### design/flow/design.v
module id_decoder(
  instr,
  alu_op,
  imm,
  alu_a_src,
  alu_b_src,
  mem_op,
  branch_op,
  dest_src
);
  parameter INSTR_W = 32;
  parameter ALU_OP_W = (4);
  parameter WORD_W = 32;
  input [INSTR_W - 1:0] instr;
  output reg [ALU_OP_W - 1:0] alu_op;
  output reg [WORD_W - 1:0] imm;
  output reg [(2) - 1:0] alu_a_src;
  output reg [(2) - 1:0] alu_b_src;
  output reg [(4) - 1:0] mem_op;
  output reg branch_op;
  output reg [(2) - 1:0] dest_src;
  wire [6:0] opcode = (instr[6:0]);
  wire [2:0] funct3 = (instr[14:12]);
  wire [6:0] funct7 = (instr[31:25]);
  wire [16:0] opcode_rtype = 
({(instr[31:25]), (instr[14:12]), (instr[6:0])});
  wire [16:0] opcode_itype = 
({7'b0, (instr[14:12]), (instr[6:0])});
  wire [16:0] opcode_stype = 
({7'b0, (instr[14:12]), (instr[6:0])});
  wire [16:0] opcode_btype = 
({7'b0, (instr[14:12]), (instr[6:0])});
  reg [16:0] opcode_complete;
  wire [11:0] itype_imm12 = (instr[31:20]);
  wire [11:0] stype_imm12 = ({instr[31:25], instr[11:7]});
  wire [11:0] btype_imm12 = 
({instr[31], instr[7], instr[30:25], instr[11:8], 1'b0});
  always@(*) begin
    case(opcode)
      (7'b0110011): opcode_complete = opcode_rtype;
      (7'b0010011): opcode_complete = opcode_itype;
      (7'b0000011): opcode_complete = opcode_stype;
      (7'b0100011): opcode_complete = opcode_stype;
      (7'b1100011): opcode_complete = opcode_btype;
      (7'b0110111): opcode_complete = ({10'b0, (7'b0110111)});
      (7'b0010111): opcode_complete = ({10'b0, (7'b0010111)});
      (7'b1101111): opcode_complete = ({10'b0, (7'b1101111)});
      (7'b1100111): opcode_complete = ({10'b0, (7'b1100111)});
      default: opcode_complete = 0;
    endcase
  end
  always@(*) begin
    mem_op = (0);
    branch_op = 0;
    case(opcode)
      (7'b0110011): begin
        imm = {32{1'b0}};
        alu_a_src = (0);
        alu_b_src = (0);
        dest_src = (1);
      end
      (7'b0010011): begin
        imm = $signed(itype_imm12);
        alu_a_src = (0);
        alu_b_src = (1);
        dest_src = (1);
      end
      (7'b0000011): begin
        imm = $signed(itype_imm12);
        alu_a_src = (0);
        alu_b_src = (1);
        dest_src = (2);
        case(funct3)
          (3'b000): mem_op = (6);
          (3'b001): mem_op = (5);
          (3'b010): mem_op = (4);
          (3'b100): mem_op = (7);
          (3'b101): mem_op = (8);
          default: mem_op = (0);
        endcase
      end
      (7'b0100011): begin
        imm = $signed(stype_imm12);
        alu_a_src = (0);
        alu_b_src = (0);
        dest_src = (0);
        case(funct3)
          (3'b000): mem_op = (3);
          (3'b001): mem_op = (2);
          (3'b010): mem_op = (1);
          default: mem_op = (0);
        endcase
      end
      (7'b1100011): begin
        imm = $signed(btype_imm12);
        alu_a_src = (0);
        alu_b_src = (0);
        dest_src = (0);
        branch_op = 1;
      end
      (7'b0110111): begin
        imm = ({instr[31:12], 12'b0});
        alu_a_src = (2);
        alu_b_src = (1);
        dest_src = (1);
      end
      (7'b0010111): begin
        imm = ({instr[31:12], 12'b0});
        alu_a_src = (1);
        alu_b_src = (1);
        dest_src = (1);
      end
      (7'b1101111): begin
        imm = ({instr[31], instr[19:12], instr[20], instr[30:21], 
12'b0});
        alu_a_src = (2);
        alu_b_src = (3);
        dest_src = (0);
        branch_op = 1;
      end
      (7'b1100111): begin
        imm = ($signed(instr[31:20]));
        alu_a_src = (2);
        alu_b_src = (3);
        dest_src = (3);
        branch_op = 1;
      end
      default: begin
        imm = 0;
        alu_a_src = (0);
        alu_b_src = (0);
        dest_src = (0);
      end
    endcase
  end
  always@(*) begin
    case(opcode_complete)
      ({(7'b0000000), (3'b000), (7'b0110011)}), ({7'b0000000, (3'b000), (7'b0010011)}): alu_op = (0);
      ({(7'b0100000), (3'b000), (7'b0110011)}): alu_op = (6);
      ({(7'b0000000), (3'b010), (7'b0110011)}), ({7'b0000000, (3'b010), (7'b0010011)}): alu_op = (4);
      ({(7'b0000000), (3'b010), (7'b0110011)}), ({7'b0000000, (3'b011), (7'b0010011)}): alu_op = (5);
      ({(7'b0000000), (3'b100), (7'b0110011)}), ({7'b0000000, (3'b100), (7'b0010011)}): alu_op = (3);
      ({(7'b0000000), (3'b110), (7'b0110011)}), ({7'b0000000, (3'b110), (7'b0010011)}): alu_op = (2);
      ({(7'b0000000), (3'b111), (7'b0110011)}), ({7'b0000000, (3'b111), (7'b0010011)}): alu_op = (1);
      ({7'h00, (3'b000), (7'b1100011)}): alu_op = (3);
      ({7'h00, (3'b001), (7'b1100011)}): alu_op = (12);
      ({7'h00, (3'b100), (7'b1100011)}): alu_op = (10);
      ({7'h00, (3'b101), (7'b1100011)}): alu_op = (4);
      ({7'h00, (3'b110), (7'b1100011)}): alu_op = (10);
      ({7'h00, (3'b111), (7'b1100011)}): alu_op = (11);
      ({10'b0, (7'b0110111)}): alu_op = (0);
      ({10'b0, (7'b0010111)}): alu_op = (0);
      ({10'b0, (7'b1101111)}): alu_op = (0);
      ({10'b0, (7'b1100111)}): alu_op = (0);
      default: alu_op = (0);
    endcase
  end
endmodule
module alu(
  opp_a,
  opp_b,
  op,
  eval,
  zero
);
  parameter DATA_W = 32;
  localparam ALU_OP_W = (4);
  input [DATA_W - 1:0] opp_a;
  input [DATA_W - 1:0] opp_b;
  input [ALU_OP_W - 1:0] op;
  output reg [DATA_W - 1:0] eval;
  output zero;
  assign zero = (eval == 0);
  always@(*) begin
    case(op)
      (0): eval = opp_a + opp_b;
      (6): eval = opp_a - opp_b;
      (1): eval = opp_a & opp_b;
      (2): eval = opp_a | opp_b;
      (3): eval = opp_a ^ opp_b;
      (4): eval = $signed(opp_a) < $signed(opp_b);
      (5): eval = opp_a < opp_b;
      (10): eval = $signed(opp_a) >= $signed(opp_b);
      (11): eval = opp_a >= opp_b;
      (12): eval = opp_a != opp_b;
      default: eval = 0;
    endcase
  end
endmodule
module register_file(
  clk,
  aresetn,
  rd_reg_a,
  rd_reg_b,
  rd_data_a,
  rd_data_b,
  wr_en,
  wr_reg,
  wr_data
);
  parameter REG_COUNT = 32;
  parameter REG_W = 32;
  parameter REG_IDX_W = $clog2(REG_COUNT);
  input clk;
  input aresetn;
  input [REG_IDX_W - 1:0] rd_reg_a;
  input [REG_IDX_W - 1:0] rd_reg_b;
  output [REG_W - 1:0] rd_data_a;
  output [REG_W - 1:0] rd_data_b;
  input wr_en;
  input [REG_IDX_W - 1:0] wr_reg;
  input [REG_W - 1:0] wr_data;
  reg [REG_W - 1:0] registers [0:REG_COUNT - 1];
  integer i;
  always@(posedge clk) begin
    if(aresetn == 0) begin
      for(i = 0; i < REG_COUNT; i = i + 1) begin
        registers[i] <= 0;
      end
    end else if(wr_en == 1 && wr_reg != 0) begin
      registers[wr_reg] <= wr_data;
    end
  end
  assign rd_data_a = registers[rd_reg_a];
  assign rd_data_b = registers[rd_reg_b];
endmodule
module fe(
  clk,
  clr,
  stall,
  i_branch,
  i_branch_addr,
  o_pc,
  o_instr_req
);
  input clk;
  input clr;
  input stall;
  input i_branch;
  input [32 - 1:0] i_branch_addr;
  output [32 -1:0] o_pc;
  output o_instr_req;
  reg [32 - 1:0] r_pc;
  always@(posedge clk) begin
    if(clr == 1) begin
      r_pc <= 0;
    end else if(stall == 0) begin
      if (i_branch == 1) begin
        r_pc <= i_branch_addr + 32 / 8;
      end else begin
        r_pc <= r_pc + 32 / 8;
      end
    end
  end
  assign o_pc = i_branch ? i_branch_addr : r_pc;
  assign o_instr_req = ~clr;
endmodule
module id(
  clk,
  clr,
  stall,
  rf_reset,
  i_pc,
  i_instr,
  i_ex_alu_eval,
  i_ex_dest_reg,
  i_ex_dest_src,
  i_me_dest_reg,
  i_me_dest_src,
  i_me_dest_data,
  i_wb_dest_en,
  i_wb_dest_reg,
  i_wb_dest_data,
  o_pc,
  o_instr,
  o_alu_op,
  o_alu_data_a,
  o_alu_data_b,
  o_imm,
  o_mem_op,
  o_dest_src,
  o_dest_reg,
  o_branch_op,
  o_mem_hazard
);
  input clk;
  input clr;
  input stall;
  input rf_reset;
  input [32 - 1:0] i_pc;
  input [32 - 1:0] i_instr;
  wire [32 - 1:0] s_instr;
  input [$clog2(32) - 1:0] i_ex_dest_reg;
  input [(2) - 1:0] i_ex_dest_src;
  input [32 - 1:0] i_ex_alu_eval;
  input [$clog2(32) - 1:0] i_me_dest_reg;
  input [(2) - 1:0] i_me_dest_src;
  input [32 - 1:0] i_me_dest_data;
  input i_wb_dest_en;
  input [$clog2(32) - 1:0] i_wb_dest_reg;
  input [32 - 1:0] i_wb_dest_data;
  output [32 - 1:0] o_pc;
  output [32 - 1:0] o_instr;
  reg [32 - 1:0] r_pc;
  reg [32 - 1:0] r_instr;
  output [(4) - 1:0] o_alu_op;
  output reg[32 - 1:0] o_alu_data_a;
  output reg[32 - 1:0] o_alu_data_b;
  output [32 - 1:0] o_imm;
  output [(4) - 1:0] o_mem_op;
  output o_branch_op;
  output [(2) - 1:0] o_dest_src;
  output [$clog2(32) - 1:0] o_dest_reg;
  assign o_dest_reg = (s_instr[11:7]);
  output o_mem_hazard;
  wire [(2) - 1:0] s_alu_src_a;
  wire [(2) - 1:0] s_alu_src_b;
  wire [(4) - 1:0] s_mem_op;
  wire [(2) - 1:0] s_dest_src;
  wire s_branch_op;
  wire [$clog2(32) - 1:0] s_reg_a = (s_instr[19:15]);
  wire [32 - 1:0] s_reg_data_a;
  wire [$clog2(32) - 1:0] s_reg_b = (s_instr[24:20]);
  wire [32 - 1:0] s_reg_data_b;
  reg s_mem_hazard_reg_a;
  reg s_mem_hazard_reg_b;
  reg [32 - 1:0] r_temp_pc;
  reg [32 - 1:0] r_temp_instr;
  reg r_temp_valid;
  always@(posedge clk) begin
    if(clr == 1) begin
      r_pc <= 0;
      r_instr <= 0;
      r_temp_valid <= 0;
    end else begin
      if(r_temp_valid == 0) begin
        r_pc <= i_pc;
        r_instr <= i_instr;
      end
      if(stall == 1) begin
        r_temp_pc <= r_pc;
        r_temp_instr <= r_instr;
      end
      r_temp_valid <= stall;
    end
  end
  assign o_pc = r_temp_valid ? r_temp_pc : r_pc;
  assign o_instr = r_temp_valid ? r_temp_instr : r_instr;
  assign s_instr = o_instr;
  assign o_mem_hazard = s_mem_hazard_reg_a | s_mem_hazard_reg_b;
  assign o_mem_op = stall ? (0) : s_mem_op;
  assign o_dest_src = stall ? (0) : s_dest_src;
  assign o_branch_op = ~stall & s_branch_op;
  id_decoder dec(
    .instr(s_instr),
    .alu_op(o_alu_op),
    .imm(o_imm),
    .mem_op(s_mem_op),
    .alu_a_src(s_alu_src_a),
    .alu_b_src(s_alu_src_b),
    .dest_src(s_dest_src),
    .branch_op(s_branch_op)
  );
  register_file rf(
    .clk(clk),
    .aresetn(rf_reset),
    .rd_reg_a(s_reg_a),
    .rd_reg_b(s_reg_b),
    .rd_data_a(s_reg_data_a),
    .rd_data_b(s_reg_data_b),
    .wr_en(i_wb_dest_en),
    .wr_reg(i_wb_dest_reg),
    .wr_data(i_wb_dest_data)
  );
  function [32 - 1:0] fwd_alu_data;
    input [$clog2(32) - 1:0] reg_num;
    input [32 - 1:0] reg_data;
  begin
    if(reg_num != 0 && reg_num == i_ex_dest_reg &&
      i_ex_dest_src == (1)) begin
      fwd_alu_data = i_ex_alu_eval;
    end else if(reg_num != 0 && reg_num == i_me_dest_reg &&
      i_me_dest_src != (0)) begin
      fwd_alu_data = i_me_dest_data;
    end else if(reg_num != 0 && reg_num == i_wb_dest_reg &&
      i_wb_dest_en == 1) begin
      fwd_alu_data = i_wb_dest_data;
    end else begin
      fwd_alu_data = reg_data;
    end
  end
  endfunction
  function mem_hazard_stall;
    input [$clog2(32) - 1:0] reg_num;
  begin
    if(reg_num != 0 && reg_num == i_ex_dest_reg &&
      i_ex_dest_src == (2)) begin
      mem_hazard_stall = 1;
    end else begin
      mem_hazard_stall = 0;
    end
  end
  endfunction
  always@(*) begin
    s_mem_hazard_reg_a = 0;
    case(s_alu_src_a)
      (0): begin
        o_alu_data_a = fwd_alu_data(s_reg_a, s_reg_data_a);
        s_mem_hazard_reg_a = mem_hazard_stall(s_reg_a);
      end
      (1): o_alu_data_a = r_pc;
      (2): o_alu_data_a = 0;
      default: o_alu_data_a = 0;
    endcase
    s_mem_hazard_reg_b = 0;
    case(s_alu_src_b)
      (0): begin
        o_alu_data_b = fwd_alu_data(s_reg_b, s_reg_data_b);
        s_mem_hazard_reg_b = mem_hazard_stall(s_reg_b);
      end
      (1): o_alu_data_b = o_imm;
      (2): o_alu_data_b = 32 / 8;
      (3): o_alu_data_b = 0;
      default: o_alu_data_b = 0;
    endcase
  end
endmodule
module ex(
  clk,
  clr,
  stall,
  i_pc,
  i_instr,
  i_alu_op,
  i_alu_data_a,
  i_alu_data_b,
  i_imm,
  i_mem_op,
  i_dest_src,
  i_dest_reg,
  i_branch_op,
  o_pc,
  o_instr,
  o_dest_src,
  o_dest_reg,
  o_alu_eval,
  o_mem_op,
  o_mem_req_addr,
  o_mem_req_wr_data,
  o_mem_req_wr_en,
  o_mem_req_count,
  o_branch,
  o_branch_addr
);
  input clk;
  input clr;
  input stall;
  input [32 - 1:0] i_pc;
  input [32 - 1:0] i_instr;
  input [(4) - 1:0] i_alu_op;
  input [32 - 1:0] i_alu_data_a;
  input [32 - 1:0] i_alu_data_b;
  input [32 - 1:0] i_imm;
  input [(4) - 1:0] i_mem_op;
  input [(2) - 1:0] i_dest_src;
  input [$clog2(32) - 1:0] i_dest_reg;
  input i_branch_op;
  reg [32 - 1:0] r_pc;
  reg [32 - 1:0] r_instr;
  reg [(4) - 1:0] r_alu_op;
  reg [32 - 1:0] r_alu_data_a;
  reg [32 - 1:0] r_alu_data_b;
  reg [32 - 1:0] r_imm;
  reg [(4) - 1:0] r_mem_op;
  reg [(2) - 1:0] r_dest_src;
  reg [$clog2(32) - 1:0] r_dest_reg;
  reg r_branch_op;
  wire [32 - 1:0] s_alu_eval;
  wire s_alu_zero;
  output [32 - 1:0] o_pc;
  output [32 - 1:0] o_instr;
  output [(2) - 1:0] o_dest_src;
  output [$clog2(32) - 1:0] o_dest_reg;
  output [32 - 1:0] o_alu_eval;
  output [(4) - 1:0] o_mem_op;
  output [32 - 1:0] o_mem_req_addr;
  output [32 - 1:0] o_mem_req_wr_data;
  output reg o_mem_req_wr_en;
  output reg [(2) - 1:0] o_mem_req_count;
  output o_branch;
  output [32 - 1:0] o_branch_addr;
  assign o_pc = r_pc;
  assign o_instr = r_instr;
  assign o_dest_src = r_dest_src;
  assign o_dest_reg = r_dest_reg;
  assign o_alu_eval = s_alu_eval;
  assign o_mem_op = r_mem_op;
  assign o_branch = s_alu_zero & r_branch_op;
  assign o_branch_addr = r_pc + r_imm;
  always@(posedge clk) begin
    if(clr == 1) begin
      r_pc <= 0;
      r_instr <= 0;
      r_alu_op <= (0);
      r_alu_data_a <= 0;
      r_alu_data_b <= 0;
      r_imm <= 0;
      r_mem_op <= (0);
      r_dest_src <= (0);
      r_dest_reg <= 0;
      r_branch_op <= 0;
    end else if(stall == 0) begin
      r_pc <= i_pc;
      r_instr <= i_instr;
      r_alu_op <= i_alu_op;
      r_mem_op <= i_mem_op;
      r_alu_data_a <= i_alu_data_a;
      r_alu_data_b <= i_alu_data_b;
      r_imm <= i_imm;
      r_dest_src <= i_dest_src;
      r_dest_reg <= i_dest_reg;
      r_branch_op <= i_branch_op;
    end
  end
  alu comp(
    .opp_a(r_alu_data_a),
    .opp_b(r_alu_data_b),
    .op(r_alu_op),
    .eval(s_alu_eval),
    .zero(s_alu_zero)
  );
  assign o_mem_req_addr = r_imm + r_alu_data_a;
  assign o_mem_req_wr_data = r_alu_data_b;
  always@(*) begin
    case(r_mem_op)
      (1): begin
        o_mem_req_count = (3);
        o_mem_req_wr_en = 1;
      end
      (2): begin
        o_mem_req_count = (2);
        o_mem_req_wr_en = 1;
      end
      (3): begin
        o_mem_req_count = (1);
        o_mem_req_wr_en = 1;
      end
      (4): begin
        o_mem_req_count = (3);
        o_mem_req_wr_en = 0;
      end
      (5): begin
        o_mem_req_count = (2);
        o_mem_req_wr_en = 0;
      end
      (6): begin
        o_mem_req_count = (1);
        o_mem_req_wr_en = 0;
      end
      (8): begin
        o_mem_req_count = (2);
        o_mem_req_wr_en = 0;
      end
      (7): begin
        o_mem_req_count = (1);
        o_mem_req_wr_en = 0;
      end
      default: begin
        o_mem_req_count = (0);
        o_mem_req_wr_en = 0;
      end
    endcase
  end
endmodule
module me(
  clk,
  clr,
  stall,
  i_pc,
  i_instr,
  i_dest_src,
  i_dest_reg,
  i_alu_eval,
  i_mem_read,
  i_mem_op,
  o_pc,
  o_instr,
  o_dest_src,
  o_dest_reg,
  o_dest_data
);
  input clk;
  input clr;
  input stall;
  input [32 - 1:0] i_pc;
  input [32 - 1:0] i_instr;
  input [(2) - 1:0] i_dest_src;
  input [$clog2(32) - 1:0] i_dest_reg;
  input [32 - 1:0] i_alu_eval;
  input [32 - 1:0] i_mem_read;
  input [(4) -1:0] i_mem_op;
  reg [32 - 1:0] r_pc;
  reg [32 - 1:0] r_instr;
  reg [(2) - 1:0] r_dest_src;
  reg [$clog2(32) - 1:0] r_dest_reg;
  reg [32 - 1:0] r_alu_eval;
  reg [32 - 1:0] r_mem_read;
  reg [32 - 1:0] s_final_mem_read;
  output [32 - 1:0] o_pc;
  output [32 - 1:0] o_instr;
  output [(2) - 1:0] o_dest_src;
  output [$clog2(32) - 1:0] o_dest_reg;
  output reg [32 - 1:0] o_dest_data;
  assign o_pc = r_pc;
  assign o_instr = r_instr;
  assign o_dest_src = r_dest_src;
  assign o_dest_reg = r_dest_reg;
  always@(posedge clk) begin
    if(clr == 1) begin
      r_pc <= 0;
      r_instr <= 0;
      r_dest_src <= 0;
      r_dest_reg <= 0;
      r_alu_eval <= 0;
      r_mem_read <= 0;
    end else if(stall == 0) begin
      r_pc <= i_pc;
      r_instr <= i_instr;
      r_dest_src <= i_dest_src;
      r_dest_reg <= i_dest_reg;
      r_alu_eval <= i_alu_eval;
      r_mem_read <= i_mem_read;
    end
  end
  always@(*) begin
    if(i_mem_op == (7) || i_mem_op == (8)) begin
      s_final_mem_read = i_mem_read;
    end else begin
      s_final_mem_read = $signed(i_mem_read);
    end
    case(r_dest_src)
      (0): o_dest_data = 0;
      (1): o_dest_data = r_alu_eval;
      (2): o_dest_data = s_final_mem_read;
      (3): o_dest_data = r_pc + 32 / 8;
      default: o_dest_data = 0;
    endcase
  end
endmodule
module wb(
  clk,
  clr,
  i_pc,
  i_instr,
  i_dest_src,
  i_dest_reg,
  i_dest_data,
  o_pc,
  o_instr,
  o_dest_en,
  o_dest_reg,
  o_dest_data
);
  input clk;
  input clr;
  input [32 - 1:0] i_pc;
  input [32 - 1:0] i_instr;
  input [(2) - 1:0] i_dest_src;
  input [$clog2(32) - 1:0] i_dest_reg;
  input [32 - 1:0] i_dest_data;
  reg [32 - 1:0] r_pc;
  reg [32 - 1:0] r_instr;
  reg [(2) - 1:0] r_dest_src;
  reg [$clog2(32) - 1:0] r_dest_reg;
  reg [32 - 1:0] r_dest_data;
  output [32 - 1:0] o_pc;
  output [32 - 1:0] o_instr;
  output o_dest_en;
  output [$clog2(32) - 1:0] o_dest_reg;
  output [32 - 1:0] o_dest_data;
  assign o_pc = r_pc;
  assign o_instr = r_instr;
  assign o_dest_en = r_dest_src != (0);
  assign o_dest_reg = r_dest_reg;
  assign o_dest_data = r_dest_data;
  always@(posedge clk) begin
    if(clr == 1) begin
      r_pc <= 0;
      r_instr <= 0;
      r_dest_src <= (0);
      r_dest_reg <= 0;
      r_dest_data <= 0;
    end else begin
      r_pc <= i_pc;
      r_instr <= i_instr;
      r_dest_src <= i_dest_src;
      r_dest_reg <= i_dest_reg;
      r_dest_data <= i_dest_data;
    end
  end
endmodule
module pipeline(
  clk,
  resetn,
  o_instr_req_addr,
  o_instr_req_en,
  i_instr_res_data,
  o_mem_req_addr,
  o_mem_req_wr_data,
  o_mem_req_wr_en,
  o_mem_req_count,
  i_mem_res_rd_data,
  i_mem_res_code
);
  input clk;
  input resetn;
  output [32 - 1:0] o_instr_req_addr;
  output o_instr_req_en;
  input [32 - 1:0] i_instr_res_data;
  output [32 - 1:0] o_mem_req_addr;
  output [32 - 1:0] o_mem_req_wr_data;
  output o_mem_req_wr_en;
  output [(2) - 1:0] o_mem_req_count;
  input [32 - 1:0] i_mem_res_rd_data;
  input [(3) - 1:0] i_mem_res_code;
  wire fe_clr;
  wire fe_stall;
  wire fe_branch;
  wire [32 - 1:0] fe_branch_addr;
  wire [32 - 1:0] fe_pc;
  wire id_clr;
  wire id_stall;
  wire [32 - 1:0] id_pc;
  wire [32 - 1:0] id_instr;
  wire [(4) - 1:0] id_alu_op;
  wire [32 - 1:0] id_alu_data_a;
  wire [32 - 1:0] id_alu_data_b;
  wire [32 - 1:0] id_imm;
  wire [(4) - 1:0] id_mem_op;
  wire [(2) - 1:0] id_dest_src;
  wire [$clog2(32) - 1:0] id_dest_reg;
  wire id_branch_op;
  wire id_mem_hazard;
  wire ex_clr;
  wire ex_stall;
  wire [32 - 1:0] ex_pc;
  wire [32 - 1:0] ex_instr;
  wire [32 - 1:0] ex_alu_eval;
  wire [(2) - 1:0] ex_dest_src;
  wire [$clog2(32) - 1:0] ex_dest_reg;
  wire [(4) - 1:0] ex_mem_op;
  wire me_clr;
  wire me_stall;
  wire [32 - 1:0] me_pc;
  wire [32 - 1:0] me_instr;
  wire [(2) - 1:0] me_dest_src;
  wire [$clog2(32) - 1:0] me_dest_reg;
  wire [32 - 1:0] me_dest_data;
  wire wb_clr;
  wire wb_stall;
  wire wb_dest_en;
  wire [$clog2(32) - 1:0] wb_dest_reg;
  wire [32 - 1:0] wb_dest_data;
  assign fe_clr = ~resetn;
  assign id_clr = ~resetn | fe_branch;
  assign ex_clr = ~resetn | fe_branch;
  assign me_clr = ~resetn;
  assign wb_clr = ~resetn;
  assign fe_stall = id_mem_hazard;
  assign id_stall = id_mem_hazard;
  assign ex_stall = 0;
  assign me_stall = 0;
  assign wb_stall = 0;
  assign o_instr_req_addr = fe_pc;
  fe p0(
    .clk(clk),
    .clr(fe_clr),
    .stall(fe_stall),
    .i_branch(fe_branch),
    .i_branch_addr(fe_branch_addr),
    .o_pc(fe_pc),
    .o_instr_req(o_instr_req_en)
  );
  reg [32 - 1:0] fe_pc_delay;
  always@(posedge clk) begin
    fe_pc_delay <= fe_pc;
  end
  id p1(
    .clk(clk),
    .clr(id_clr),
    .stall(id_stall),
    .rf_reset(resetn),
    .i_pc(fe_pc_delay),
    .i_instr(i_instr_res_data),
    .i_ex_dest_reg(ex_dest_reg),
    .i_ex_dest_src(ex_dest_src),
    .i_ex_alu_eval(ex_alu_eval),
    .i_me_dest_reg(me_dest_reg),
    .i_me_dest_src(me_dest_src),
    .i_me_dest_data(me_dest_data),
    .i_wb_dest_en(wb_dest_en),
    .i_wb_dest_reg(wb_dest_reg),
    .i_wb_dest_data(wb_dest_data),
    .o_pc(id_pc),
    .o_instr(id_instr),
    .o_alu_op(id_alu_op),
    .o_alu_data_a(id_alu_data_a),
    .o_alu_data_b(id_alu_data_b),
    .o_imm(id_imm),
    .o_mem_op(id_mem_op),
    .o_dest_src(id_dest_src),
    .o_dest_reg(id_dest_reg),
    .o_branch_op(id_branch_op),
    .o_mem_hazard(id_mem_hazard)
  );
  ex p2(
    .clk(clk),
    .clr(ex_clr),
    .stall(ex_stall),
    .i_pc(id_pc),
    .i_instr(id_instr),
    .i_alu_op(id_alu_op),
    .i_alu_data_a(id_alu_data_a),
    .i_alu_data_b(id_alu_data_b),
    .i_imm(id_imm),
    .i_mem_op(id_mem_op),
    .i_dest_src(id_dest_src),
    .i_dest_reg(id_dest_reg),
    .i_branch_op(id_branch_op),
    .o_pc(ex_pc),
    .o_instr(ex_instr),
    .o_dest_src(ex_dest_src),
    .o_dest_reg(ex_dest_reg),
    .o_alu_eval(ex_alu_eval),
    .o_mem_op(ex_mem_op),
    .o_mem_req_addr(o_mem_req_addr),
    .o_mem_req_wr_data(o_mem_req_wr_data),
    .o_mem_req_wr_en(o_mem_req_wr_en),
    .o_mem_req_count(o_mem_req_count),
    .o_branch(fe_branch),
    .o_branch_addr(fe_branch_addr)
  );
  me p3(
    .clk(clk),
    .clr(me_clr),
    .stall(me_stall),
    .i_pc(ex_pc),
    .i_instr(ex_instr),
    .i_dest_src(ex_dest_src),
    .i_dest_reg(ex_dest_reg),
    .i_alu_eval(ex_alu_eval),
    .i_mem_read(i_mem_res_rd_data),
    .i_mem_op(ex_mem_op),
    .o_pc(me_pc),
    .o_instr(me_instr),
    .o_dest_src(me_dest_src),
    .o_dest_reg(me_dest_reg),
    .o_dest_data(me_dest_data)
  );
  wb p4(
    .clk(clk),
    .clr(wb_clr),
    .i_pc(me_pc),
    .i_instr(me_instr),
    .i_dest_src(me_dest_src),
    .i_dest_reg(me_dest_reg),
    .i_dest_data(me_dest_data),
    .o_dest_en(wb_dest_en),
    .o_dest_reg(wb_dest_reg),
    .o_dest_data(wb_dest_data)
  );
endmodule
### design/flow/run.sh
#!/bin/bash
# the make line also repeats each setting of config.mk as NAME=value (left out here)
make -C /OpenROAD-flow-scripts/flow DESIGN_CONFIG=/design/flow/config.mk WORK_HOME=/design/flow/orfs CLKGATE_MAP_FILE= finish
### design/flow/config.mk
export PLATFORM = sky130hd
export DESIGN_NAME = pipeline
export DESIGN_NICKNAME = pipeline
export VERILOG_FILES = /design/flow/design.v
export SDC_FILE = /design/flow/constraint.sdc
export NUM_CORES = 4
export LEC_CHECK = 0
export CAP_MARGIN = 20
export CORE_MARGIN = 2
export CORE_UTILIZATION = 72
export CTS_CLUSTER_DIAMETER = 285
export CTS_CLUSTER_SIZE = 97
export PLACE_DENSITY = 0.4
export SETUP_SLACK_MARGIN = 0.66
export SLEW_MARGIN = 20
### design/flow/constraint.sdc
create_clock -name core_clock -period 5.58 [get_ports {clk}]
set_input_delay 1.1160 -clock core_clock [delete_from_list [all_inputs] [get_ports {clk}]]
set_output_delay 1.1160 -clock core_clock [all_outputs]
set_load 0.01 [all_outputs]
==> flow_summary.ini, run 1 <==
; implementation run metrics
[yosys]
synth_cells = 8542
synthTopCellsByArea = edfxtp_1, dfxtp_1, and2_1
async_flop_share = 0
syn_area_sq_um = 83700
yosysWarnings = 9
top_logic_kind = simple AND/OR/NAND/NOR gates
ys_chip_area_sq_um = 83700
ys_seq_frac = 0.483
yosysTopAreaCell = edfxtp_1
syn_avg_cell_area_sq_um = 9.79
ff_type = edfxtp_1
synthTopCellsByCount = nand2_1, edfxtp_1, and2_1, nand3_1, clkbuf_1
edf_count = 1088
top_cell_area_share = 0.390
ys_sh_simple = 0.248
aoi_share = 0.0979
mux_share = 0.0926
synth_cell_types = 100
synthAdderAreaFrac = 0.0252
yosysCellCount = 8542
ys_sh_xor = 0.0132
synth_flops = 1476
most_common_cell = nand2_1

[run_status]
haltStage = global routing
stop_error = [ERROR GRT-0232] Routing congestion too high. Check the congestion heatmap in the GUI.
status = aborted with a tool error

[global_routing]
gr-total-overflow = 41
grt.total_usage = 0.612

[placement]
dp_hpwl_mm = 211
port_buffers = 165
place_ws_ps = -812
gp_congestion = 1.09

[floorplanning]
ios = 169
die_h_microns = 345
std_cell_rows = 125
core_sq_um = 116000
fp_util = 0.723
die_w_microns = 345
chip_area_sq_um = 119000

[clock_network]
clkSinkCount = 1476
cts_buffers = 19
cts_max_path_buffers = 3
cts_root_buf = clkbuf_16
htreeDepth = 1
stage by stage:
stage	instance area [sq um]	std cells
after floorplan	84100	8573
after global placement	91300	10200
after detailed placement	91300	10200
after CTS	95000	10400
metal layers:
metal,track usage,GRT overflow
met5,0.151,1
met4,0.496,16
met3,0.352,3
met2,0.839,19
met1,0.676,2
what timing repair did:
| action | 4_1_cts |
|---|---|
| gates cloned | 16 |
| resized | 594 |
| setup buffers | 146 |
| pin swaps | 130 |
| hold buffers | 0 |
| setup endpoints to repair | 387 |
==> run 2: changes to the inputs <==
- CORE_UTILIZATION: 72 -> 31
- CTS_CLUSTER_DIAMETER: 285 -> default
- CTS_CLUSTER_SIZE: 97 -> default
- PLACE_DENSITY: 0.4 -> default
- SETUP_SLACK_MARGIN: 0.66 -> default
- clock period: 5.58 -> 9.79 ns (I/O delays scaled with it)
==> run 2 against run 1 <==
Now clean on timing, DRC and antenna. Synthesized cell count unchanged. Die area up 130%. Synthesized area unchanged.
==> flow_summary.ini, run 2 <==
; physical design summary
[yosys]
synth_cells = 8542
ys_chip_area_sq_um = 83700
mux_share = 0.0926
edf_count = 1088
yosysWarnings = 9
synth_flops = 1476
ff_type = edfxtp_1
yosysCellCount = 8542
synthTopCellsByCount = nand2_1, edfxtp_1, and2_1, nand3_1, clkbuf_1
yosysTopAreaCell = edfxtp_1
syn_avg_cell_area_sq_um = 9.79
ys_sh_simple = 0.248
synthAdderAreaFrac = 0.0252
synth_cell_types = 100
syn_area_sq_um = 83700
top_logic_kind = simple AND/OR/NAND/NOR gates
most_common_cell = nand2_1
ys_sh_xor = 0.0132
ys_seq_frac = 0.483
async_flop_share = 0
top_cell_area_share = 0.390
aoi_share = 0.0979
synthTopCellsByArea = edfxtp_1, dfxtp_1, and2_1

[pwr]
powerClk_mw = 6.17
intPower_mw = 11.1
power_frac_clock = 0.402
leakagePower_nw = 34.3
top_power_group = sequential cells
comb-power_mw = 2.17
p_sw_mw = 4.32
ir_drop_mv = 0.204
power_frac_comb = 0.141
power.density_nw_per_um2 = 162
swShare = 0.281
seq_power_mw = 7.03
p_seq_frac = 0.457

[global_routing]
grt.total_usage = 0.227
grt_pass1_wl_mm = 461
grt_max_degree = 151
grt_pass1_vias = 65900
antenna_found_initial = 12
gr-total-overflow = 0

[critical_path]
cp-endpoint = o_instr_req_addr[21]
rr_worst_depth = 25
crit_start = p2.r_alu_data_a[1]
path_class = reg2out
crit_chain = inv_1, ha_1, a211oi_1, nor4_1, o21ai_0, a21o_1, a21boi_1, a21boi_0, o21bai_1, a32oi_1, and3_1, and4_1, buf_4, nand3_1, buf_4, o21ai_1, clkdlybuf4s50_1
critPathLaunchType = flip-flop
worstPathRequired_ps = 7830
crit_cells = 17
critPathBufInv = 4
critical_path_arrival_ps = 7400
slowest_stage = nor4_1
cpLargestDelayFamily = AND-OR/OR-AND gates
reg2reg_to = p0.r_pc[20]
crit_path_max_fanout = 29
crit_top_cell = buf_4
end_kind = output port
max_stage_delay_ps = 730
r2r_slack_ps = 1740
rr_startpoint = p2.r_alu_data_a[1]

[final_layout]
syn2layout_area_growth_pct = 13.2
nets = 8602
postLayoutCellArea_sq_um = 94700

[floorplanning]
fp_util = 0.312
die_w_microns = 524
ios = 169
chip_area_sq_um = 274000
die_h_microns = 524
core_sq_um = 268000
std_cell_rows = 190

[final_timing]
fin_setup_tns_ps = 0
skew_ps = 71.7
drv_slew = 0
hold_violations = 0
period_needed_ps = 9360
rsz0062_at_grt = false
relSlewSlack = 0.106
setup_viol = 0
max_freq_ghz = 0.107
finalCritPeriodShare = 0.956
worst_pin_slew_ps = 1330

[clock_network]
path_clk_slew_ps = 70
cts_resized = 0
cts_tree = built
cts_hold_buf = 0
cts_setup_buffers = 0
cts_buffers = 164
cts_max_path_buffers = 3
worstSkewPairLatency_ps = 840
clkSinkCount = 1476
cts_root_buf = clkbuf_16
htreeDepth = 4

[job]
warning_count = 101
max_cap_violations = 0

[min_path]
whs_path_depth = 2
hold_class = reg2reg
worstHoldStart = fe_pc_delay[14]
hold_end = p1.r_pc[14]

[route]
firstDrtPassIters = 8
drt-total-wl_mm = 322
post-route-drc-count = 0
drtIter0Drc = 8366
vias = 69100
avgRoutedWirePerCell_microns = 26.7
routed_via_density = 5.74
ant_nets = 0

[run_status]
status = no timing/DRC/antenna violations

[placement]
dp_hpwl_mm = 212
dpl_cell_area_sq_um = 89400
gp_congestion = 0.975
port_buffers = 165
==> run 2: area by class of cell <==
| type | count | area [sq um] |
|---|---|---|
| Antenna cell | 3 | 7.51 |
| Clock buffer | 224 | 4490 |
| Clock inverter | 71 | 781 |
| Fill cell | 26700 | 173000 |
| Inverter | 140 | 528 |
| Multi-Input combinational cell | 6228 | 40800 |
| Sequential cell | 1476 | 40500 |
| Tap cell | 3552 | 4440 |
| Timing Repair Buffer | 357 | 3240 |
==> run 2: metrics by stage <==
| stage | instances | worst slack [ps] | hold slack (ps) | utilization | power, mW |
|---|---|---|---|---|---|
| 3_5_place_dp | 11800 | 1400 | 448 | 0.333 | 9.27 |
| 5_1_grt | 12000 | 261 | 471 | 0.353 | 15.8 |
| 6_report | 12100 | 427 | 423 | 0.353 | 15.4 |
| 4_1_cts | 12000 | 468 | 427 | 0.353 | 15.4 |
| 2_1_floorplan | 8573 | 2980 | 426 | - | 8.40 |
| 3_3_place_gp | 11800 | 1460 | 445 | 0.333 | 9.24 |
==> run 2: metal layers <==
layer  part of all wire  wire, microns  vias up  track usage
li1                   -              -    30200            -
met5            0.00023             74        -            0
met3               0.11          34500      695       0.0508
met4              0.042          13600       10       0.0926
met2               0.45         146000     3960        0.360
met1               0.40         128000    34300        0.300
==> run 3: changes to the inputs <==
- ABC_AREA: default -> 0
- CELL_PAD_IN_SITES_GLOBAL_PLACEMENT: default -> 1
- CORE_ASPECT_RATIO: default -> 1.67
- CORE_UTILIZATION: 31 -> 40
- CTS_CLUSTER_SIZE: default -> 34
- GPL_TIMING_DRIVEN: default -> 0
- MIN_ROUTING_LAYER: default -> met2
- PLACE_DENSITY_LB_ADDON: default -> 0.07
- SLEW_MARGIN: 20 -> 35
- clock period: 9.79 -> 5.94 ns (I/O delays scaled with it)
==> run 3 against run 2 <==
The run now fails in global routing. Synthesized cell count unchanged. Die area decreased by 22%. Synthesized area unchanged.
==> flow_summary.ini, run 3 <==
; implementation run metrics
[yosys]
ys_chip_area_sq_um = 83700
synth_cells = 8542
ys_seq_frac = 0.483
synthTopCellsByCount = nand2_1, edfxtp_1, and2_1, nand3_1, clkbuf_1
aoi_share = 0.0979
ff_type = edfxtp_1
top_cell_area_share = 0.390
yosysCellCount = 8542
ys_sh_simple = 0.248
top_logic_kind = simple AND/OR/NAND/NOR gates
yosysWarnings = 9
syn_area_sq_um = 83700
mux_share = 0.0926
most_common_cell = nand2_1
synthAdderAreaFrac = 0.0252
synth_flops = 1476
synthTopCellsByArea = edfxtp_1, dfxtp_1, and2_1
async_flop_share = 0
syn_avg_cell_area_sq_um = 9.79
ys_sh_xor = 0.0132
yosysTopAreaCell = edfxtp_1
synth_cell_types = 100
edf_count = 1088

[clock_network]
cts_max_path_buffers = 4
clkSinkCount = 1476
cts_root_buf = clkbuf_16
cts_hold_buf = 0
cts_buffers = 160
htreeDepth = 4

[placement]
gp_congestion = 1.33
dp_hpwl_mm = 425
port_buffers = 164

[floorplanning]
ios = 169
chip_area_sq_um = 213000
std_cell_rows = 217
core_sq_um = 209000
fp_util = 0.401
die_w_microns = 358
die_h_microns = 595

[run_status]
stop_error = [ERROR GRT-0116] Global routing finished with congestion. Check the congestion regions in the DRC Viewer.
status = aborted with a tool error
haltStage = global routing

[global_routing]
gr-total-overflow = 7
grt.total_usage = 0.776
## run 3: repair_timing
item / CTS
resized: 579
setup buffers: 129
pin swaps: 62
endpoints found under the setup margin: 391
gates cloned: 2
## run 3: metrics by stage
stage / area, sq um / TNS [ps] / setup WS [ps] / hold WS [ps] / instances
3_5_place_dp: 94000 / -724520 / -3250 / 457 / 11700
3_3_place_gp: 88900 / -5528570 / -5510 / 443 / 11500
2_1_floorplan: 83800 / -29.8 / -29.8 / 426 / 8573
4_1_cts: 102000 / -29330 / -927 / 473 / 12100
## run 3: routing by layer
layer  GRT usage  GRT overflow
met3       0.785             5
met2       0.839             1
met5       0.464             0
met4       0.691             1
met1           -             -
==> run 4: changes to the inputs <==
- ABC_AREA: 0 -> default
- CELL_PAD_IN_SITES_GLOBAL_PLACEMENT: 1 -> default
- CORE_ASPECT_RATIO: 1.67 -> default
- CTS_CLUSTER_SIZE: 34 -> default
- MAX_ROUTING_LAYER: default -> met4
- PLACE_DENSITY_LB_ADDON: 0.07 -> default
- SLEW_MARGIN: 35 -> 20
- clock period: 5.94 -> 10.5 ns (I/O delays scaled with it)
==> run 4 against run 3 <==
The run again fails in global routing. Synthesized area is the same. Synthesized cell count is the same. Die area is essentially flat.
==> flow_summary.ini, run 4 <==
; implementation run metrics
[placement]
dp_cells = 11600
place_ws_ps = 366
gp_congestion = 1.41
dp_hpwl_mm = 380
port_buffers = 164

[floorplanning]
fp_util = 0.403
core_sq_um = 207000
chip_area_sq_um = 213000
die_h_microns = 461
ios = 169
std_cell_rows = 167
die_w_microns = 461

[yosys]
aoi_share = 0.0979
top_cell_area_share = 0.390
syn_avg_cell_area_sq_um = 9.79
edf_count = 1088
ff_type = edfxtp_1
top_logic_kind = simple AND/OR/NAND/NOR gates
synth_flops = 1476
synthAdderAreaFrac = 0.0252
synth_cells = 8542
yosysCellCount = 8542
syn_area_sq_um = 83700
async_flop_share = 0
yosysTopAreaCell = edfxtp_1
yosysWarnings = 9
synth_cell_types = 100
most_common_cell = nand2_1
synthTopCellsByCount = nand2_1, edfxtp_1, and2_1, nand3_1, clkbuf_1
ys_chip_area_sq_um = 83700
synthTopCellsByArea = edfxtp_1, dfxtp_1, and2_1
mux_share = 0.0926
ys_sh_simple = 0.248
ys_seq_frac = 0.483
ys_sh_xor = 0.0132

[run_status]
status = aborted with a tool error
stop_error = [ERROR GRT-0116] Global routing finished with congestion. Check the congestion regions in the DRC Viewer.
haltStage = global routing

[global_routing]
grt.total_usage = 0.800
gr-total-overflow = 912

[clock_network]
cts_hold_buf = 0
cts_root_buf = clkbuf_16
cts_max_path_buffers = 3
cts_buffers = 174
clkSinkCount = 1476
htreeDepth = 4
## run 4: metal layers
metal,overflow,GRT usage
met1,-,-
met3,701,0.853
met2,143,0.839
met5,-,-
met4,68,0.626
## run 4: repair_timing
item,CTS
resized,4
setup buffers,2
setup endpoints to repair,15
pin swaps,1
## run 4: per-stage QoR
| step | hold slack (ps) | utilization | area, sq um | power, mW |
|---|---|---|---|---|
| 2_1_floorplan | 426 | - | 83800 | 7.83 |
| 3_3_place_gp | 444 | 0.429 | 88900 | 9.04 |
| 3_5_place_dp | 449 | 0.444 | 92100 | 9.14 |
| 4_1_cts | 468 | 0.472 | 97900 | 15.3 |
==> run 5: changes to the inputs <==
- CTS_CLUSTER_SIZE: default -> 75
- GPL_TIMING_DRIVEN: 0 -> default
- MAX_ROUTING_LAYER: met4 -> default
- MIN_ROUTING_LAYER: met2 -> default
- PLACE_DENSITY: default -> 0.63
==> run 5 against run 4 <==
Now clean on timing, DRC and antenna. Die area is the same. Synthesized area is the same. Synthesized cell count is the same.
==> flow_summary.ini, run 5 <==
; physical design summary
[yosys]
yosysCellCount = 8542
most_common_cell = nand2_1
aoi_share = 0.0979
top_cell_area_share = 0.390
mux_share = 0.0926
ys_seq_frac = 0.483
edf_count = 1088
yosysTopAreaCell = edfxtp_1
synthTopCellsByArea = edfxtp_1, dfxtp_1, and2_1
yosysWarnings = 9
ff_type = edfxtp_1
synthAdderAreaFrac = 0.0252
ys_sh_xor = 0.0132
syn_area_sq_um = 83700
async_flop_share = 0
synth_cell_types = 100
synth_flops = 1476
synth_cells = 8542
synthTopCellsByCount = nand2_1, edfxtp_1, and2_1, nand3_1, clkbuf_1
ys_chip_area_sq_um = 83700
syn_avg_cell_area_sq_um = 9.79
ys_sh_simple = 0.248
top_logic_kind = simple AND/OR/NAND/NOR gates

[pwr]
power.density_nw_per_um2 = 152
power_frac_clock = 0.398
power_mw = 14.2
comb-power_mw = 2.00
swShare = 0.281
top_power_group = sequential cells
seq_power_mw = 6.56
p_seq_frac = 0.461
ir_drop_mv = 0.182
leakagePower_nw = 34.2
p_sw_mw = 4.00
powerClk_mw = 5.66
power_frac_comb = 0.141
intPower_mw = 10.2

[global_routing]
grt_pass1_wl_mm = 458
grt.total_usage = 0.293
grt_max_degree = 142
grt_pass1_vias = 66200
gr-total-overflow = 0
antenna_found_initial = 9

[min_path]
hold_end = p3.r_pc[11]
whs_path_depth = 1
hold_class = reg2reg
worstHoldStart = p2.r_pc[11]

[final_timing]
hold_violations = 0
rsz0062_at_grt = false
fin_setup_tns_ps = 0
worst_pin_slew_ps = 1210
finalCritPeriodShare = 0.943
skew_ps = 47.5
drv_slew = 0
relSlewSlack = 0.189
setup_viol = 0
period_needed_ps = 9900
max_freq_ghz = 0.101

[clock_network]
path_clk_slew_ps = 60
htreeDepth = 4
cts_resized = 0
clkSinkCount = 1476
cts_setup_buffers = 0
worstSkewPairLatency_ps = 860
cts_tree = built
cts_max_path_buffers = 3
cts_buffers = 164
cts_hold_buf = 0
cts_root_buf = clkbuf_16

[route]
drtIter0Drc = 9407
post-route-drc-count = 0
vias = 69400
avgRoutedWirePerCell_microns = 28.4
routed_via_density = 6.17
drt-total-wl_mm = 319
firstDrtPassIters = 6
ant_nets = 0

[floorplanning]
core_sq_um = 207000
die_w_microns = 461
ios = 169
chip_area_sq_um = 213000
std_cell_rows = 167
fp_util = 0.403
die_h_microns = 461

[placement]
dp_hpwl_mm = 203
port_buffers = 165
gp_congestion = 0.983

[critical_path]
crit_start = p2.r_alu_data_a[9]
cp-endpoint = o_instr_req_addr[28]
crit_path_max_fanout = 38
crit_top_cell = inv_1
r2r_slack_ps = 2200
crit_chain = inv_1, ha_1, inv_1, o31ai_1, a211oi_1, a21o_1, a21boi_1, a21boi_0, o21bai_1, a32oi_1, and3_1, nand4_2, nor3_4, buf_12, mux2i_1, inv_1, clkdlybuf4s50_1
end_kind = output port
slowest_stage = nor3_4
critPathLaunchType = flip-flop
reg2reg_to = p0.r_pc[20]
crit_cells = 17
critical_path_arrival_ps = 7800
cpLargestDelayFamily = AND-OR/OR-AND gates
rr_startpoint = p2.r_alu_data_a[9]
rr_worst_depth = 24
path_class = reg2out
critPathBufInv = 5
max_stage_delay_ps = 670
worstPathRequired_ps = 8400

[run_status]
status = no timing/DRC/antenna violations

[final_layout]
final_util = 0.451
fillers = 19400
nets = 8579
final-comb-area_sq_um = 40700
syn2layout_area_growth_pct = 11.7
regArea_sq_um = 40500

[job]
warning_count = 116
max_cap_violations = 0
run 5: final cells by class:
type	count	area share
inverters	140	0.00565
well taps	2788	0.0373
multi-input cells	6228	0.436
repair buffers	334	0.0337
clock buffers	224	0.0477
flip-flops and latches	1476	0.433
diodes	1	0.0000268
clock inverters	71	0.00704
run 5: per-stage QoR:
step | setup slack (ps) | cell area (sq um) | hold WS (ps) | cells
after floorplan | 3690 | 83800 | 426 | 8573
after global placement | 1620 | 88300 | 444 | 11000
after detailed placement | 1570 | 88300 | 451 | 11000
after CTS | 654 | 93400 | 463 | 11300
after global routing | 301 | 93500 | 484 | 11300
final | 600 | 93500 | 454 | 11300
run 5: routing by layer:
layer | GRT usage | part of all wire
met2 | 0.465 | 0.46
met5 | 0 | 0.00015
met4 | 0.141 | 0.051
met1 | 0.378 | 0.38
met3 | 0.0669 | 0.11
==> run 6: changes to the inputs <==
- CORE_UTILIZATION: 40 -> 26
- CTS_CLUSTER_SIZE: 75 -> 52
- HOLD_SLACK_MARGIN: default -> 0.19
- PLACE_DENSITY: 0.63 -> default
- PLACE_DENSITY_LB_ADDON: default -> 0.16
- clock period: 10.5 -> 11.8 ns (I/O delays scaled with it)
==> run 6 against run 5 <==
Via count down 2.5%. Clock power shrank 1%. Clock-buffer cell count is 20 higher. First-iteration DRC count is 28% lower. Critical path depth down 1. Largest cell class unchanged. Sequential share of layout area is 1.3 points lower. Design area increased by 3.1%. Power fell by 6.6%. Global-route usage decreased by 7.3 points. Still clean on timing, DRC and antenna. Die area up 53%. Synthesized area stayed put.
==> flow_summary.ini, run 6 <==
; physical design summary
[pwr]
power_frac_comb = 0.140
p_sw_mw = 3.78
ir_drop_mv = 0.105
comb-power_mw = 1.85
intPower_mw = 9.49
power.density_nw_per_um2 = 138
swShare = 0.285
p_seq_frac = 0.440
power_frac_clock = 0.421
leakagePower_nw = 34.8
seq_power_mw = 5.84
powerClk_mw = 5.58
top_power_group = sequential cells

[yosys]
aoi_share = 0.0979
synthAdderAreaFrac = 0.0252
ff_type = edfxtp_1
ys_seq_frac = 0.483
synthTopCellsByCount = nand2_1, edfxtp_1, and2_1, nand3_1, clkbuf_1
yosysWarnings = 9
ys_chip_area_sq_um = 83700
synth_flops = 1476
syn_avg_cell_area_sq_um = 9.79
top_cell_area_share = 0.390
syn_area_sq_um = 83700
yosysCellCount = 8542
ys_sh_xor = 0.0132
ys_sh_simple = 0.248
yosysTopAreaCell = edfxtp_1
async_flop_share = 0
most_common_cell = nand2_1
synthTopCellsByArea = edfxtp_1, dfxtp_1, and2_1
top_logic_kind = simple AND/OR/NAND/NOR gates
mux_share = 0.0926
synth_cell_types = 100
edf_count = 1088
synth_cells = 8542

[clock_network]
cts_hold_buf = 0
cts_tree = built
worstSkewPairLatency_ps = 890
cts_max_path_buffers = 4
cts_root_buf = clkbuf_16
htreeDepth = 4
cts_resized = 0
cts_buffers = 184
cts_setup_buffers = 0
clkSinkCount = 1476
path_clk_slew_ps = 60

[min_path]
worstHoldStart = p1.r_instr[9]
whs_path_depth = 0
hold_end = p1.r_temp_instr[9]
hold_class = reg2reg

[placement]
dpl_cell_area_sq_um = 90600
gp_congestion = 0.921
dp_hpwl_mm = 240
port_buffers = 165

[job]
warning_count = 115
max_cap_violations = 0

[final_timing]
max_freq_ghz = 0.0932
finalCritPeriodShare = 0.910
rsz0062_at_grt = false
fin_setup_tns_ps = 0
setup_viol = 0
period_needed_ps = 10730
worst_pin_slew_ps = 1300
drv_slew = 0
relSlewSlack = 0.126
skew_ps = 74.3
hold_violations = 0

[critical_path]
rr_startpoint = p2.r_alu_data_b[0]
slowest_stage = a311oi_1
rr_worst_depth = 24
crit_chain = ha_1, fa_1, a211oi_1, nor4_2, nor2_1, a21oi_2, a21oi_1, mux2i_1, nand4_1, a311oi_1, nor4b_2, nand3_2, nor3_4, buf_4, mux2i_1, clkdlybuf4s50_1
crit_top_cell = mux2i_1
cpLargestDelayFamily = simple AND/OR/NAND/NOR gates
reg2reg_to = p0.r_pc[20]
critPathLaunchType = flip-flop
cp-endpoint = o_instr_req_addr[20]
critical_path_arrival_ps = 8370
end_kind = output port
critPathBufInv = 2
max_stage_delay_ps = 930
worstPathRequired_ps = 9440
crit_cells = 16
crit_path_max_fanout = 46
r2r_slack_ps = 3070
crit_start = p2.r_alu_data_b[0]
path_class = reg2out

[floorplanning]
die_h_microns = 571
std_cell_rows = 208
fp_util = 0.261
die_w_microns = 571
chip_area_sq_um = 326000
ios = 169
core_sq_um = 321000

[global_routing]
antenna_found_initial = 26
gr-total-overflow = 0
grt_pass1_vias = 66300
grt_pass1_wl_mm = 517
grt_max_degree = 125
grt.total_usage = 0.220

[final_layout]
postLayoutCellArea_sq_um = 96400
syn2layout_area_growth_pct = 15.2
nets = 8647
fillers = 33200

[route]
ant_nets = 0
drtIter0Drc = 6811
vias = 67700
avgRoutedWirePerCell_microns = 28.6
firstDrtPassIters = 8
routed_via_density = 5.26
post-route-drc-count = 0
drt-total-wl_mm = 369

[run_status]
status = no timing/DRC/antenna violations
run 6: through the flow:
step	utilization	instances	hold WS (ps)	total power, mW	setup WS (ps)
floorplan	-	8573	426	6.97	4990
CTS	0.300	12900	452	13.4	1120
detailed placement	0.282	12500	444	7.78	2050
finish	0.301	12900	452	13.3	1070
global route	0.300	12900	468	13.7	952
global placement	0.282	12500	446	7.77	2060
run 6: area by class of cell:
| cell class | instances | area (sq um) | share of cell area |
|---|---|---|---|
| multi-input combinational | 6228 | 40800 | 0.423 |
| sequential | 1476 | 40500 | 0.420 |
| tap | 4305 | 5390 | 0.0559 |
| clock buffer | 244 | 5060 | 0.0525 |
| timing repair buffer | 382 | 3440 | 0.0357 |
| clock inverter | 90 | 679 | 0.00705 |
| inverter | 140 | 528 | 0.00548 |
| antenna | 12 | 30.0 | 0.000312 |
run 6: per-layer routing:
metal,vias up,part of all wire,track usage
li1,30300,-,-
met1,34200,0.42,0.289
met2,2619,0.47,0.367
met3,558,0.068,0.0344
met4,6,0.035,0.0726
met5,-,0.00011,0
==> run 7: changes to the inputs <==
- ABC_AREA: default -> 0
- CELL_PAD_IN_SITES_GLOBAL_PLACEMENT: default -> 3
- CORE_ASPECT_RATIO: default -> 1.67
- CORE_UTILIZATION: 26 -> 40
- CTS_CLUSTER_SIZE: 52 -> 34
- GPL_TIMING_DRIVEN: default -> 0
- HOLD_SLACK_MARGIN: 0.19 -> default
- MIN_ROUTING_LAYER: default -> met2
- PLACE_DENSITY_LB_ADDON: 0.16 -> 0.07
- SLEW_MARGIN: 20 -> 35
- clock period: 11.8 -> 5.94 ns (I/O delays scaled with it)
==> run 7 against run 6 <==
The flow now stops in global routing. Die area down 35%. Synthesized area unchanged. Synthesized cell count unchanged.
==> flow_summary.ini, run 7 <==
; implementation run metrics
[yosys]
top_cell_area_share = 0.390
synthAdderAreaFrac = 0.0252
synthTopCellsByArea = edfxtp_1, dfxtp_1, and2_1
synth_cells = 8542
yosysCellCount = 8542
syn_area_sq_um = 83700
yosysTopAreaCell = edfxtp_1
mux_share = 0.0926
ff_type = edfxtp_1
synthTopCellsByCount = nand2_1, edfxtp_1, and2_1, nand3_1, clkbuf_1
yosysWarnings = 9
synth_cell_types = 100
ys_sh_simple = 0.248
syn_avg_cell_area_sq_um = 9.79
ys_sh_xor = 0.0132
most_common_cell = nand2_1
ys_chip_area_sq_um = 83700
edf_count = 1088
async_flop_share = 0
top_logic_kind = simple AND/OR/NAND/NOR gates
synth_flops = 1476
ys_seq_frac = 0.483
aoi_share = 0.0979

[floorplanning]
ios = 169
die_w_microns = 358
chip_area_sq_um = 213000
fp_util = 0.401
die_h_microns = 595
core_sq_um = 209000
std_cell_rows = 217

[placement]
gp_congestion = 1.41
dp_hpwl_mm = 411
port_buffers = 164

[clock_network]
cts_hold_buf = 0
cts_root_buf = clkbuf_16
cts_buffers = 161
htreeDepth = 4
cts_max_path_buffers = 4
clkSinkCount = 1476

[run_status]
status = aborted with a tool error
stop_error = [ERROR GRT-0232] Routing congestion too high. Check the congestion heatmap in the GUI.
haltStage = global routing

[global_routing]
grt.total_usage = 0.785
gr-total-overflow = 6
[run 7: what timing repair did]
action,4_1_cts
setup buffers,159
pin swaps,91
gates cloned,2
setup endpoints to repair,388
gates resized,617
hold endpoints to repair,0
[run 7: layer usage]
layer | GRT usage | overflow
met1 | - | -
met2 | 0.854 | 1
met3 | 0.792 | 0
met4 | 0.690 | 5
met5 | 0.475 | 0
[run 7: metrics by stage]
stage                      TNS, ps  setup slack (ps)  cells  instance area [sq um]
after CTS                   -27800              -896  12100                 101000
after detailed placement   -855930             -3670  11600                  93000
after floorplan              -29.8             -29.8   8573                  83800
after global placement    -5371160             -5450  11500                  88900
==> run 8: changes to the inputs <==
- CAP_MARGIN: 20 -> 5
- CELL_PAD_IN_SITES_GLOBAL_PLACEMENT: 3 -> 1
- CORE_ASPECT_RATIO: 1.67 -> default
- CORE_UTILIZATION: 40 -> 61
- CTS_CLUSTER_SIZE: 34 -> default
- GPL_TIMING_DRIVEN: 0 -> default
- HOLD_SLACK_MARGIN: default -> -0.1
- MIN_ROUTING_LAYER: met2 -> default
- PLACE_DENSITY_LB_ADDON: 0.07 -> default
- SETUP_SLACK_MARGIN: default -> 1.0
- SLEW_MARGIN: 35 -> 30
- clock period: 5.94 -> 7.81 ns (I/O delays scaled with it)
==> run 8 against run 7 <==
Now clean on timing, DRC and antenna. Synthesized area unchanged. Synthesized cell count unchanged. Die area decreased by 34%.
==> flow_summary.ini, run 8 <==
; physical design summary
[critical_path]
critical_path_arrival_ps = 5530
end_kind = output port
slowest_stage = fa_2
max_stage_delay_ps = 400
cpLargestDelayFamily = AND-OR/OR-AND gates
crit_cells = 20
rr_worst_depth = 40
path_class = reg2out
crit_start = p2.r_alu_data_a[0]
critPathBufInv = 6
cp-endpoint = o_instr_req_addr[13]
crit_chain = ha_2, fa_2, a211oi_4, nor4_4, or2_2, a21boi_0, buf_4, a2bb2oi_1, nor3_1, a211oi_1, a22o_2, and4b_1, nand4_4, buf_8, nor3_4, buf_6, buf_6, buf_16, mux2_4, buf_6
rr_startpoint = p2.r_alu_data_a[0]
critPathLaunchType = flip-flop
reg2reg_to = fe_pc_delay[26]
crit_path_max_fanout = 7
r2r_slack_ps = 760
worstPathRequired_ps = 6250
crit_top_cell = buf_6

[floorplanning]
die_w_microns = 374
fp_util = 0.616
ios = 169
chip_area_sq_um = 140000
core_sq_um = 136000
die_h_microns = 374
std_cell_rows = 135

[pwr]
power_frac_clock = 0.395
top_power_group = sequential cells
power.density_nw_per_um2 = 204
ir_drop_mv = 0.199
swShare = 0.278
intPower_mw = 14.0
power_mw = 19.4
power_frac_comb = 0.151
p_seq_frac = 0.454
p_sw_mw = 5.38
leakagePower_nw = 35.5
seq_power_mw = 8.81
comb-power_mw = 2.93
powerClk_mw = 7.66

[yosys]
synthTopCellsByArea = edfxtp_1, dfxtp_1, and2_1
yosysCellCount = 8542
async_flop_share = 0
yosysTopAreaCell = edfxtp_1
aoi_share = 0.0979
synth_cell_types = 100
ys_seq_frac = 0.483
top_cell_area_share = 0.390
ys_sh_xor = 0.0132
synthTopCellsByCount = nand2_1, edfxtp_1, and2_1, nand3_1, clkbuf_1
syn_avg_cell_area_sq_um = 9.79
synthAdderAreaFrac = 0.0252
most_common_cell = nand2_1
mux_share = 0.0926
ff_type = edfxtp_1
synth_flops = 1476
edf_count = 1088
ys_sh_simple = 0.248
syn_area_sq_um = 83700
top_logic_kind = simple AND/OR/NAND/NOR gates
synth_cells = 8542
ys_chip_area_sq_um = 83700
yosysWarnings = 9

[clock_network]
cts_root_buf = clkbuf_16
cts_max_path_buffers = 3
htreeDepth = 4
path_clk_slew_ps = 60
cts_tree = built
cts_hold_buf = 0
clkSinkCount = 1476
worstSkewPairLatency_ps = 820
cts_buffers = 161

[global_routing]
grt_max_degree = 147
grt.total_usage = 0.428
grt_pass1_wl_mm = 443
gr-total-overflow = 0
antenna_found_initial = 13
grt_pass1_vias = 68200

[final_timing]
hold_violations = 0
period_needed_ps = 7090
skew_ps = 43.3
relSlewSlack = 0.252
finalCritPeriodShare = 0.908
fin_ws_ps = 716
max_freq_ghz = 0.141
worst_pin_slew_ps = 1090
setup_viol = 0
drv_slew = 0
fin_setup_tns_ps = 0
rsz0062_at_grt = true
whs_ps = 455

[run_status]
status = no timing/DRC/antenna violations

[placement]
dp_hpwl_mm = 202
dpl_cell_area_sq_um = 88000
port_buffers = 165
gp_congestion = 1.04
place_ws_ps = 582
dp_cells = 10000

[route]
post-route-drc-count = 0
drt-total-wl_mm = 307
routed_via_density = 6.80
vias = 70900
drtIter0Drc = 9629
avgRoutedWirePerCell_microns = 29.5
ant_nets = 0
firstDrtPassIters = 8

[final_layout]
postLayoutCellArea_sq_um = 95300
syn2layout_area_growth_pct = 13.9
layout.cells.non_filler = 10400
nets = 8744
final_util = 0.702
fillers = 10100

[min_path]
worstHoldStart = p1.r_instr[31]
hold_end = p1.r_temp_instr[31]
hold_class = reg2reg
whs_path_depth = 0

[job]
max_cap_violations = 0
warning_count = 111
-- run 8: layout make-up --
class / count / area [sq um] / area share
diodes: 7 / 17.5 / 0.000184
clock buffers: 202 / 4280 / 0.0449
multi-input cells: 6228 / 41900 / 0.440
clock inverters: 91 / 956 / 0.0100
flip-flops and latches: 1476 / 40500 / 0.425
inverters: 140 / 534 / 0.00561
repair buffers: 502 / 4910 / 0.0515
well taps: 1781 / 2230 / 0.0234
-- run 8: layer usage --
metal | up-vias | GRT usage | part of all wire
met5 | - | 0 | 0.00028
met2 | 5028 | 0.685 | 0.47
met3 | 1112 | 0.0996 | 0.12
met1 | 34200 | 0.526 | 0.34
li1 | 30500 | - | -
met4 | 12 | 0.269 | 0.070
-- run 8: what timing repair did --
action | 4_1_cts | 5_1_grt
setup endpoints to repair | 37 | 43
buffers inserted | 63 | 32
gates cloned | 3 | 0
gates resized | 307 | 99
pin swaps | 26 | 34
hold endpoints to repair | 0 | 0
==> run 9: changes to the inputs <==
- ABC_AREA: 0 -> default
- CAP_MARGIN: 5 -> 20
- CELL_PAD_IN_SITES_GLOBAL_PLACEMENT: 1 -> default
- CORE_UTILIZATION: 61 -> 64
- HOLD_SLACK_MARGIN: -0.1 -> default
- SETUP_SLACK_MARGIN: 1.0 -> default
- SLEW_MARGIN: 30 -> 20
- clock period: 7.81 -> 5.5 ns (I/O delays scaled with it)
==> run 9 against run 8 <==
The layout now fails its checks (setup timing). Sequential cell count is the same. Cell count up 4.4%. Routed wire length grew 4.2%. Combinational power increased by 63%. Synthesized area is the same. Worst hold slack improved by 5.4 ps. Die area is 4.6% lower. Critical endpoint is now o_instr_req_addr[28]. Largest power group unchanged.
==> flow_summary.ini, run 9 <==
; physical design summary
[run_status]
status = failed layout checks
so.violations = setup timing

[final_timing]
drv_slew = 0
fin_setup_tns_ps = -33690
max_freq_ghz = 0.154
worst_pin_slew_ps = 1200
fin_ws_ps = -1010
rsz0062_at_grt = true
relSlewSlack = 0.196
setup_viol = 47
skew_ps = 44.9
period_needed_ps = 6510
finalCritPeriodShare = 1.18
hold_violations = 0

[pwr]
powerClk_mw = 10.7
comb-power_mw = 4.79
top_power_group = sequential cells
ir_drop_mv = 0.362
power_frac_clock = 0.383
leakagePower_nw = 38.2
p_seq_frac = 0.446
seq_power_mw = 12.5
p_sw_mw = 7.85
intPower_mw = 20.1
power_frac_comb = 0.171
swShare = 0.280
power.density_nw_per_um2 = 282

[route]
drtIter0Drc = 11800
drt-total-wl_mm = 320
routed_via_density = 6.91
ant_nets = 0
post-route-drc-count = 0
avgRoutedWirePerCell_microns = 29.4
firstDrtPassIters = 10
vias = 75200

[yosys]
synthTopCellsByCount = nand2_1, edfxtp_1, and2_1, nand3_1, clkbuf_1
ys_sh_xor = 0.0132
top_cell_area_share = 0.390
most_common_cell = nand2_1
ys_chip_area_sq_um = 83700
yosysWarnings = 9
aoi_share = 0.0979
ff_type = edfxtp_1
syn_area_sq_um = 83700
synth_flops = 1476
mux_share = 0.0926
top_logic_kind = simple AND/OR/NAND/NOR gates
synthAdderAreaFrac = 0.0252
async_flop_share = 0
synthTopCellsByArea = edfxtp_1, dfxtp_1, and2_1
ys_seq_frac = 0.483
edf_count = 1088
ys_sh_simple = 0.248
synth_cells = 8542
yosysCellCount = 8542
synth_cell_types = 100
syn_avg_cell_area_sq_um = 9.79
yosysTopAreaCell = edfxtp_1

[critical_path]
max_stage_delay_ps = 340
critical_path_arrival_ps = 5410
crit_path_max_fanout = 5
worstPathRequired_ps = 4400
crit_chain = inv_1, ha_4, buf_4, nand4_1, nor3_2, o21ai_1, buf_4, a21o_4, buf_4, a211oi_1, o22ai_2, o21ai_2, buf_4, o211ai_1, nor4b_2, buf_4, nand3_4, nor3_4, buf_6, buf_12, buf_4, mux2i_4, inv_2, clkbuf_2
cpLargestDelayFamily = buffers and inverters
crit_top_cell = buf_4
critPathBufInv = 11
slowest_stage = ha_4
cp-endpoint = o_instr_req_addr[28]
rr_startpoint = p2.r_alu_data_b[10]
end_kind = output port
crit_start = p2.r_alu_data_b[9]
critPathLaunchType = flip-flop
crit_cells = 24
rr_worst_depth = 34
r2r_slack_ps = -820
reg2reg_to = p0.r_pc[25]
path_class = reg2out

[job]
warning_count = 104
max_cap_violations = 0

[clock_network]
cts_hold_buf = 0
htreeDepth = 4
cts_buffers = 158
worstSkewPairLatency_ps = 850
cts_tree = built
clkSinkCount = 1476
cts_max_path_buffers = 3
cts_root_buf = clkbuf_16
path_clk_slew_ps = 60

[global_routing]
grt.total_usage = 0.472
grt_pass1_vias = 72100
grt_max_degree = 146
gr-total-overflow = 0
grt_pass1_wl_mm = 462
antenna_found_initial = 14

[floorplanning]
core_sq_um = 130000
die_w_microns = 366
ios = 169
die_h_microns = 366
chip_area_sq_um = 134000
std_cell_rows = 132
fp_util = 0.645

[placement]
gp_congestion = 1.08
port_buffers = 165
dp_hpwl_mm = 213
dp_cells = 10500
place_ws_ps = -828

[final_layout]
syn2layout_area_growth_pct = 18.8
fillers = 8701
nets = 9244
layout.cells.non_filler = 10900

[min_path]
hold_end = p1.r_temp_instr[7]
whs_path_depth = 0
worstHoldStart = p1.r_instr[7]
hold_class = reg2reg
run 9: per-layer routing:
layer  GRT usage  vias up  routed length (microns)
met5           0        -                      132
met4       0.326       12                    26400
met3       0.142     1703                    44400
met2       0.742     6286                   145000
met1       0.558    35700                   104000
li1            -    31500                        -
run 9: repair_timing:
action,CTS,global route
setup buffers,118,41
setup endpoints to repair,156,179
pin swaps,92,84
resized,368,194
gates cloned,3,1
run 9: final cells by class:
class / count / area [sq um] / share of cell area
diodes: 8 / 20.0 / 0.000201
clock buffers: 200 / 4160 / 0.0419
clock inverters: 89 / 917 / 0.00923
inverters: 140 / 528 / 0.00531
multi-input cells: 6228 / 42200 / 0.425
flip-flops and latches: 1476 / 40500 / 0.408
well taps: 1742 / 2180 / 0.0219
repair buffers: 1005 / 8840 / 0.0890
run 9: through the flow:
step / hold slack, ps / instance area, sq um / total power [mW] / utilization
5_1_grt: 476 / 99300 / 28.6 / 0.766
2_1_floorplan: 426 / 84000 / 15.0 / -
4_1_cts: 458 / 98600 / 27.6 / 0.760
3_3_place_gp: 442 / 91500 / 16.9 / 0.706
3_5_place_dp: 444 / 91600 / 17.0 / 0.706
6_report: 461 / 99400 / 28.0 / 0.766
Power and IR drop assume default switching activity.
